==> flow/design.v <==
module multiplier #(parameter width_p="inv")
  ( input      [width_p-1:0] a_i
  , input      [width_p-1:0] b_i
  , output [(2*width_p)-1:0] c_o
  );
  assign c_o = a_i * b_i;
endmodule
module chip_top
  ( input          clk_i
  , input          reset_i
  , input          v_i
  , input  [31:0]  a_i
  , input  [31:0]  b_i
  , output         v_o
  , output [63:0]  c_o
  );
  reg        v_r, v_o_r;
  reg [31:0] a_r, b_r;
  reg [63:0] c_r;
  wire [63:0] c_n;
  multiplier #(.width_p(32)) MULT
    (.a_i(a_r)
    ,.b_i(b_r)
    ,.c_o(c_n)
    );
  always @(posedge clk_i) begin
    if (reset_i) begin
      v_r   <= 1'b0;
      v_o_r <= 1'b0;
    end else begin
      v_r   <= v_i;
      v_o_r <= v_r;
    end
    a_r <= a_i;
    b_r <= b_i;
    c_r <= c_n;
  end
  assign v_o = v_o_r;
  assign c_o = c_r;
endmodule
clock: 4.04 ns
lec_check: 0
cap_margin: 20
core_margin: 2
core_utilization: 65
cts_cluster_size: 45
place_density_lb_addon: 0.0
slew_margin: 20
run.sh (not shown) runs the stock make flow with config.mk's settings and CLKGATE_MAP_FILE=.
The first run finished but fails on setup timing.
Edit:
Settings changed: CAP_MARGIN 20 to 5, CORE_UTILIZATION 65 to 72, CTS_CLUSTER_DIAMETER set to 362, HOLD_SLACK_MARGIN set to -0.09, SETUP_SLACK_MARGIN set to -0.39, SLEW_MARGIN 20 to 40.
Result:
- Now the flow died in global routing (5_1_grt) with GRT-0232
- die size came out lower by roughly a tenth
- area after synthesis does not change
- synthesized cell count is unchanged
Edit:
Settings changed: CAP_MARGIN 5 to 20, CORE_UTILIZATION 72 to 65, CTS_CLUSTER_DIAMETER 362 to unset, CTS_CLUSTER_SIZE 45 to unset, HOLD_SLACK_MARGIN -0.09 to unset, PLACE_DENSITY_LB_ADDON 0.0 to unset, SETUP_SLACK_MARGIN -0.39 to unset, SLEW_MARGIN 40 to 20.
Clock period 4.04 ns to 6.12 ns, I/O delays scaled along.
This time the run finished but fails on setup timing.
Synthesized area does not change.
Die area is higher by 11%.
Synthesized cell count stays the same.
Edit:
Settings changed: CORE_UTILIZATION 65 to 72, PLACE_DENSITY set to 0.67.
Clock period 6.12 ns to 7.06 ns, I/O delays scaled along.
Outcome: The changed run finished with setup timing left; global-route usage rose by 3.0 points; die area goes down by 9.6%; sequential share of layout area increases by 0.27 points; core utilization is higher by 4.9 points; register-to-register slack is better by 0.93 ns; cell area fell by 5.3%.

== ember ==
// chip_top: RTL as listed in full above, without the edits since
clock: 8.77 ns
lec_check: 0
cap_margin: 30
core_margin: 2
core_utilization: 70
cts_cluster_diameter: 332
cts_cluster_size: 32
hold_slack_margin: 0.12
max_routing_layer: met4
min_routing_layer: met1
place_density_lb_addon: 0.28
setup_slack_margin: 2.17
slew_margin: 20
ember completed every stage of the flow, and the final layout passed the timing, DRC and antenna checks.
What amber does differently from ember at the input level:
- CTS_CLUSTER_DIAMETER no longer set, was 332
- CTS_CLUSTER_SIZE no longer set, was 32
- MIN_ROUTING_LAYER no longer set, was met1
- CAP_MARGIN now 20, was 30
- CORE_UTILIZATION now 40, was 70
- MAX_ROUTING_LAYER no longer set, was met4
- SETUP_SLACK_MARGIN no longer set, was 2.17
- PLACE_DENSITY_LB_ADDON no longer set, was 0.28
- HOLD_SLACK_MARGIN no longer set, was 0.12
- the clock period (ns, I/O delays scaled along) now 7.5, was 8.77
Results
amber did not stop at any stage, and its layout met the timing, DRC and antenna checks.
ember → amber: final non-filler cell area +0.63%, routed wire length -about 16%, number of hold-repair buffers added at the cts stage ~0 delta, clock period minus final worst setup slack -200 ps.
The site row count of amber exceeds that of ember by 33%.
In the reports for ember and amber, the larger data-path buffer share of cell area in the final layout belongs to amber.
Comparing amber against ember, there is no change at all in yosys synthesis chip area.
Compared with ember, in amber final critical-path share of the clock period grew by 12 points; combinational fraction of the cell area decreased by 2.4 points relative to the old numbers.
Setup changes, amber to lagoon
- swapping 2 for 6 in CORE_MARGIN
- putting HOLD_SLACK_MARGIN at 0.15 where nothing was set
- putting GPL_TIMING_DRIVEN at 0 where nothing was set
- putting PLACE_DENSITY_LB_ADDON at 0.07 where nothing was set
- putting CTS_CLUSTER_SIZE at 14 where nothing was set
==> results <==
lagoon finished every stage; the final checks, however, were not passed, the failures being setup timing. amber has a lower share of cell area taken by flip-flops and latches than lagoon. Compare lagoon and amber | clock period minus worst slack lower: amber. Per the comparison of lagoon with amber, number of inserted filler cells in the final layout higher; required time at the worst-slack endpoint lower; post-detailed-route DRC marker count roughly the same. Higher global routing usage on met3 goes to lagoon over amber. Biggest fanout along the worst timing path for lagoon is lower than for amber.
What fjord does differently from lagoon at the input level:
- setting CORE_ASPECT_RATIO to 0.5 for the first time
- setting CTS_CLUSTER_DIAMETER to 234 for the first time
- removing PLACE_DENSITY_LB_ADDON (formerly 0.07)
- setting TNS_END_PERCENT to 10 for the first time
- changing CTS_CLUSTER_SIZE from 14 to 100
- changing CORE_UTILIZATION from 40 to 70
- changing CORE_MARGIN from 6 to 2
- removing HOLD_SLACK_MARGIN (formerly 0.15)
- changing CAP_MARGIN from 20 to 0
- removing GPL_TIMING_DRIVEN (formerly 0)
Findings:
Of lagoon and fjord, just one finished clean: fjord. Against lagoon, fjord comes in about 47% lower on placement row count. Placed wire-length estimate after detailed placement: fjord vs lagoon down about 35%. Number of H-tree branching levels: lagoon vs fjord identical. fjord reports its launching element of the worst setup path as a_r[24] while lagoon reports a_r[16]. Compared with lagoon, in fjord post-CTS resize count went down.
The following lists how maple was set up differently from fjord:
- ABC_AREA newly set to 1
- CELL_PAD_IN_SITES_GLOBAL_PLACEMENT newly set to 3
- MIN_ROUTING_LAYER newly set to met2
- CORE_ASPECT_RATIO removed (was 0.5)
- CTS_CLUSTER_SIZE changed from 100 to 57
- MAX_ROUTING_LAYER newly set to met5
- CTS_CLUSTER_DIAMETER changed from 234 to 391
- HOLD_SLACK_MARGIN newly set to 0.14
- CORE_UTILIZATION changed from 70 to 40
- CAP_MARGIN changed from 0 to 20
- TNS_END_PERCENT removed (was 10)
- CORE_MARGIN changed from 2 to 9
[summary]
- Compared to fjord, maple has gate count after technology mapping about 33% higher.
- The lower largest stage delay on the critical path of maple and fjord is in fjord.
- Summary of the comparison: area of the die is higher in maple, relative to fjord.
- Via count: maple vs fjord up 14200
- Going from fjord to maple, post-route fraction of the period consumed by the critical path shrinks by 1.8 points.
- Of maple and fjord, maple shows the lower highest fanout seen on the critical path, with fjord above it.
Here is what was changed in the inputs of harbor compared with maple.
- CORE_MARGIN changed from 9 to 2
- MAX_ROUTING_LAYER removed (was met5)
- ABC_AREA removed (was 1)
- CELL_PAD_IN_SITES_GLOBAL_PLACEMENT removed (was 3)
- CTS_CLUSTER_DIAMETER changed from 391 to 234
- CORE_UTILIZATION changed from 40 to 62
- HOLD_SLACK_MARGIN removed (was 0.14)
- MIN_ROUTING_LAYER removed (was met2)
- CTS_CLUSTER_SIZE changed from 57 to 100
### Flow results
- Comparing the two runs side by side, harbor comes out ahead of maple on clock skew.
- From maple to harbor the numbers moved as follows: worst hold slack climbed 32 ps; area after synthesis dropped about 7%; via count dropped 36%.
- Compared with maple, harbor ends up with a smaller final cell area.
- harbor: number of multi-input combinational cells about 14% below maple

Starts from the design.v that is shown in full above.
export LEC_CHECK = 0
export CAP_MARGIN = 20
export CELL_PAD_IN_SITES_GLOBAL_PLACEMENT = 3
export CORE_MARGIN = 2
export CORE_UTILIZATION = 40
export CTS_CLUSTER_SIZE = 57
export HOLD_SLACK_MARGIN = 0.14
export MIN_ROUTING_LAYER = met2
export SLEW_MARGIN = 20
create_clock -name core_clock -period 7.5 [get_ports {clk_i}]
The starting point finished with negative setup slack left.
Next try:
CAP_MARGIN = 40   (was 20)
CELL_PAD_IN_SITES_GLOBAL_PLACEMENT = unset   (was 3)
CORE_UTILIZATION = 71   (was 40)
CTS_CLUSTER_DIAMETER = 234   (was unset)
CTS_CLUSTER_SIZE = 100   (was 57)
HOLD_SLACK_MARGIN = unset   (was 0.14)
MIN_ROUTING_LAYER = unset   (was met2)
TNS_END_PERCENT = 95   (was unset)
Outcome: The changed run produced a clean layout. Critical path depth is lower by 2. Wire length is lower by 18%. Final cell count is lower by 14%. Die area is lower by 43%. Worst hold slack is worse by 0.012 ns. Global-route usage is lower by 2.6 points.
Next try:
CAP_MARGIN = 20   (was 40)
CORE_UTILIZATION = 48   (was 71)
CTS_CLUSTER_DIAMETER = unset   (was 234)
CTS_CLUSTER_SIZE = 15   (was 100)
SETUP_SLACK_MARGIN = -0.7   (was unset)
TNS_END_PERCENT = unset   (was 95)
This time the run ran to the end with violations: negative setup slack.
Global-route usage is lower by 13 points.
Setup slack degrades by 0.56 ns.
Wire length went down by 6.4%.
Count of clock-buffer cells in the layout went up by 3.
Next try:
ABC_AREA = 1   (was unset)
CELL_PAD_IN_SITES_GLOBAL_PLACEMENT = 3   (was unset)
CORE_UTILIZATION = 30   (was 48)
CTS_CLUSTER_DIAMETER = 253   (was unset)
CTS_CLUSTER_SIZE = 96   (was 15)
PLACE_DENSITY = 0.87   (was unset)
SETUP_SLACK_MARGIN = unset   (was -0.7)
SLEW_MARGIN = 0   (was 20)
TNS_END_PERCENT = 25   (was unset)
=> The new run went through all stages and came out clean; synthesized cell count is higher by about 33%; setup slack is better by 0.67 ns; wire length is higher by about 23%; count of clock-buffer cells in the layout is lower by 4; non-clock buffer count is lower by 196; first-iteration DRC count is higher by 11%.

RTL: the design.v shown in full above, as it stands there.
==> flow/config.mk <==
export PLATFORM = sky130hd
export DESIGN_NAME = chip_top
export DESIGN_NICKNAME = chip_top
export VERILOG_FILES = /design/flow/design.v
export SDC_FILE = /design/flow/constraint.sdc
export NUM_CORES = 4
export LEC_CHECK = 0
export CAP_MARGIN = 40
export CORE_MARGIN = 2
export CORE_UTILIZATION = 72
export CTS_CLUSTER_DIAMETER = 397
export PLACE_DENSITY = 0.63
export SETUP_SLACK_MARGIN = -0.28
export SLEW_MARGIN = 20
==> flow/constraint.sdc <==
create_clock -name core_clock -period 6.86 [get_ports {clk_i}]
set_input_delay 1.3720 -clock core_clock [delete_from_list [all_inputs] [get_ports {clk_i}]]
set_output_delay 1.3720 -clock core_clock [all_outputs]
set_load 0.01 [all_outputs]
The first run finished with setup timing left.
Edit:
- CAP_MARGIN: 40 -> 20
- CTS_CLUSTER_DIAMETER: 397 -> not set
- PLACE_DENSITY: 0.63 -> 0.67
- SETUP_SLACK_MARGIN: -0.28 -> not set
- clock period: 6.86 -> 4.08 ns (I/O delays scaled with it)
After rerunning: The new run failed in global routing (5_1_grt) on GRT-0232; area after synthesis does not change; synthesized cell count stays the same; die size does not change.
Edit:
- CORE_UTILIZATION: 72 -> 25
- PLACE_DENSITY: 0.67 -> not set
- clock period: 4.08 -> 7.35 ns (I/O delays scaled with it)
The changed run finished with setup timing left.
Synthesized cell count does not change.
Die size grows to 2.8 times its value.
Synthesized area is unchanged.

## quartz
Starts from the design.v that is shown in full above.
clock: 5.39 ns
lec_check: 0
cap_margin: 30
core_margin: 2
core_utilization: 70
cts_cluster_diameter: 332
cts_cluster_size: 32
hold_slack_margin: 0.12
max_routing_layer: met4
min_routing_layer: met1
place_density_lb_addon: 0.28
setup_slack_margin: 1.59
slew_margin: 20
Status(quartz) = ERROR, stage = 5_1_grt
diff inputs: quartz => indigo
# quartz
export LEC_CHECK = 0
export CAP_MARGIN = 30
export CORE_MARGIN = 2
export CORE_UTILIZATION = 70
export CTS_CLUSTER_DIAMETER = 332
export CTS_CLUSTER_SIZE = 32
export HOLD_SLACK_MARGIN = 0.12
export MAX_ROUTING_LAYER = met4
export MIN_ROUTING_LAYER = met1
export PLACE_DENSITY_LB_ADDON = 0.28
export SETUP_SLACK_MARGIN = 1.59
export SLEW_MARGIN = 20
create_clock -name core_clock -period 5.39 [get_ports {clk_i}]
# indigo
export LEC_CHECK = 0
export CAP_MARGIN = 20
export CORE_MARGIN = 2
export CORE_UTILIZATION = 66
export SLEW_MARGIN = 20
create_clock -name core_clock -period 6.23 [get_ports {clk_i}]
### Flow results
What the final checks of indigo revealed, after a flow that finished every stage, was a layout that fails on setup timing. ~same cell count after placement in quartz and indigo. The standard cell core area number comes out higher for indigo vs quartz. indigo vs quartz: number of gates given a new drive strength after cts down by more than a quarter. Synthesized cell count came out exactly the same in quartz and indigo. Floorplan check, indigo vs quartz: die outline larger in indigo. Cell area reported after detailed placement: indigo vs quartz — no meaningful difference. indigo vs. quartz: number of enable-type register cells in the synthesized netlist roughly the same; area fraction in compound gates roughly the same; final estimated routing congestion in global placement lower; number of hold-repair buffers added at the cts stage roughly the same.
### indigo -> violet
# indigo
export LEC_CHECK = 0
export CAP_MARGIN = 20
export CORE_MARGIN = 2
export CORE_UTILIZATION = 66
export SLEW_MARGIN = 20
create_clock -name core_clock -period 6.23 [get_ports {clk_i}]
# violet
export LEC_CHECK = 0
export CAP_MARGIN = 40
export CORE_MARGIN = 2
export CORE_UTILIZATION = 72
export SLEW_MARGIN = 20
create_clock -name core_clock -period 7.27 [get_ports {clk_i}]
The flow for violet finished, though final verification flagged setup timing.
Number of DRC markers after the initial detailed-route iteration: violet and indigo compared, higher one is violet
The maximum clock frequency of violet is higher than that of indigo.
On first-pass GRT wire length, violet tracks indigo almost exactly.
Relative to violet, the following input files were edited for cedar:
# violet
export LEC_CHECK = 0
export CAP_MARGIN = 40
export CORE_MARGIN = 2
export CORE_UTILIZATION = 72
export SLEW_MARGIN = 20
create_clock -name core_clock -period 7.27 [get_ports {clk_i}]
# cedar
export LEC_CHECK = 0
export CAP_MARGIN = 40
export CORE_MARGIN = 2
export CORE_UTILIZATION = 72
export SETUP_SLACK_MARGIN = -0.03
export SLEW_MARGIN = 20
create_clock -name core_clock -period 7.03 [get_ports {clk_i}]
Notes after the runs:
cedar vs violet, non-clock buffer share of cell area went up by 1.8 points. The final report for cedar shows a completed flow and a layout that fails verification, specifically setup timing. Setup WNS violet -> cedar: worse. The run showing the greater total placed cells including tap cells is cedar. Data required time of the critical path: cedar and violet compared, higher one is violet. In cedar the share of the clock period used by the worst path turned out 7.7 points higher than in violet. cedar vs. violet: number of antenna violations at the first check in global routing picked up an extra 1; detailed-route wire length picked up an extra about 7%; count of clock-buffer cells in the layout picked up an extra 1; flip-flop count neither gained nor lost much. Relative to violet, area growth from synthesis to layout has increased by 3.8 points in cedar.
